== fjord ==
## FAdd
module FAdd(
    input rst,
    input clk,
    input  [31:0]               a,
    input  [31:0]               b,
    output reg [31:0]           c,
    output reg [2:0]           state
);
    parameter NAN = 32'b01111111100000000000000000000001;  
    parameter ZERO = 32'b0;  
    wire a_s = a[31];
    wire b_s = b[31];
    wire [7:0] a_e = a[30:23];
    wire [7:0] b_e = b[30:23];
    wire [22:0] a_m = a[22:0];
    wire [22:0] b_m = b[22:0];
    wire a_e_max = a_e == 8'b11111111;
    wire b_e_max = b_e == 8'b11111111;
    wire a_e_min = a_e == 8'b0;
    wire b_e_min = b_e == 8'b0;
    wire a_m_min = a_m == 23'b0;
    wire b_m_min = b_m == 23'b0;
    wire a_inf = a_e_max & a_m_min;
    wire b_inf = b_e_max & b_m_min;
    wire a_nan = a_e_max & ~a_m_min;
    wire b_nan = b_e_max & ~b_m_min;
    wire a_zero = a_e_min & a_m_min;
    wire b_zero = b_e_min & b_m_min;
    wire a_denorm = a_e_min & ~a_m_min;
    wire b_denorm = b_e_min & ~b_m_min;
    wire inverse = (a_s ^ b_s) & (a_e == b_e) & (a_m == b_m);
    wire special_case = a_nan | b_nan | a_inf | b_inf | a_zero | b_zero | inverse;
    wire [31:0] special_output = (a_nan | b_nan) ? NAN :
    a_inf ? ((b_inf & (a_s ^ b_s)) ? NAN : a) :
    b_inf ? b :
    a_zero ? ((b_zero & (a_s ^ b_s) ? ZERO : b)) :
    b_zero ? a :
    inverse ? ZERO : 32'hffffffff;
    reg a_sign;
    reg b_sign;
    reg [26:0] a_add;
    reg [26:0] b_add;
    reg [7:0] a_exp;
    reg [7:0] b_exp;
    parameter READ = 3'd0,
    ALIGN = 3'd1,
    ADD = 3'd2,
    NORM = 3'd3,
    DENORM = 3'd4,
    ROUND = 3'd5,
    PACK = 3'd6,
    OUTPUT = 3'd7;
    reg c_sign;
    reg[27:0] c_add;
    reg[7:0] c_exp;
always @(posedge clk) begin
if (!rst) begin
    state <= READ;
end
else begin
case (state)
READ: begin
    a_sign <= a_s;
    b_sign <= b_s;
    a_add <= {~a_denorm, a_m, 3'b0};
    b_add <= {~b_denorm, b_m, 3'b0};
  ...
Settings: LEC_CHECK=0, ABC_AREA=1, CAP_MARGIN=40, CELL_PAD_IN_SITES_DETAIL_PLACEMENT=2, CORE_ASPECT_RATIO=0.67, CORE_MARGIN=9, CORE_UTILIZATION=40, CTS_CLUSTER_DIAMETER=181, GPL_ROUTABILITY_DRIVEN=0, GPL_TIMING_DRIVEN=0, HOLD_SLACK_MARGIN=0.04, MIN_ROUTING_LAYER=met1, PLACE_DENSITY_LB_ADDON=0.27, SETUP_SLACK_MARGIN=0.67, SLEW_MARGIN=20; clock period 3.3 ns.
run.sh (not shown) runs the stock make flow with config.mk's settings and CLKGATE_MAP_FILE=.
fjord: it failed with a tool error in detailed placement, so there are no final results.
## Diff of input files: lagoon against fjord
Settings: HOLD_SLACK_MARGIN removed (was 0.04); MIN_ROUTING_LAYER removed (was met1); CORE_ASPECT_RATIO removed (was 0.67); GPL_TIMING_DRIVEN removed (was 0); CTS_CLUSTER_DIAMETER removed (was 181); SETUP_SLACK_MARGIN removed (was 0.67); CORE_UTILIZATION changed from 40 to 71; CAP_MARGIN changed from 40 to 20; CELL_PAD_IN_SITES_DETAIL_PLACEMENT removed (was 2); GPL_ROUTABILITY_DRIVEN removed (was 0); CORE_MARGIN changed from 9 to 2; PLACE_DENSITY_LB_ADDON removed (was 0.27); the clock period (ns, I/O delays scaled along) changed from 3.3 to 2.18.
[summary]
No final results exist for lagoon, since it was stopped by error DPL-0038 during clock tree synthesis.
Of fjord and lagoon, the higher placement row count belongs to fjord.
Comparing lagoon against fjord, there is no change at all in total cells reported by yosys after synthesis.
lagoon against fjord: area of the die decreased by about 50% relative to the old numbers, vertical die dimension decreased about 15%.
Modified inputs, zinc compared to lagoon
Settings: CTS_CLUSTER_DIAMETER newly set to 295; CTS_CLUSTER_SIZE newly set to 99; ABC_AREA removed (was 1); the clock period (ns, I/O delays scaled along) changed from 2.18 to 10.0.
Results
Lower net count of the mapped netlist goes to zinc over lagoon. Both conditions hold for zinc: the flow ran to the end and the final layout passed the timing, DRC and antenna checks. From lagoon to zinc the numbers moved as follows: average cell area after synthesis now larger, synthesized chip area reported by yosys now smaller, adder and majority cell fraction of the synthesized area now larger, share of synthesized cell area in and, or, nand and nor gates now smaller, synthesized cell count now smaller. From lagoon to zinc the numbers moved as follows: x dimension of the die fell by 13 um; core box area fell by 17%; xor/xnor share of the synthesized area rose by 2.5 points.
Edits applied to the flow inputs when going from zinc to garnet:
Settings: CORE_UTILIZATION: 71 -> 40; CTS_CLUSTER_DIAMETER: 295 -> 399; SETUP_SLACK_MARGIN: unset -> -0.98.
[summary]
Diff garnet..zinc | total of endpoints with negative setup slack in the final report | unchanged. Compared with zinc, garnet shows a global-route usage over all layers that is 18 points lower. garnet ends up with lower power dissipated in sequential cells than zinc does. The met1 routed wirelength after detailed routing in garnet sits about 34% above the value recorded for zinc. From garnet to zinc, count of flip-flops with a built-in enable after synthesis did not move at all. Peak per-stage delay on the critical path ended up 0.02 ns higher on garnet than on zinc. Lower horizontal die dimension goes to zinc over garnet. Number of clock-tree buffers in the layout on garnet is down relative to zinc.
Power and IR drop assume default switching activity.
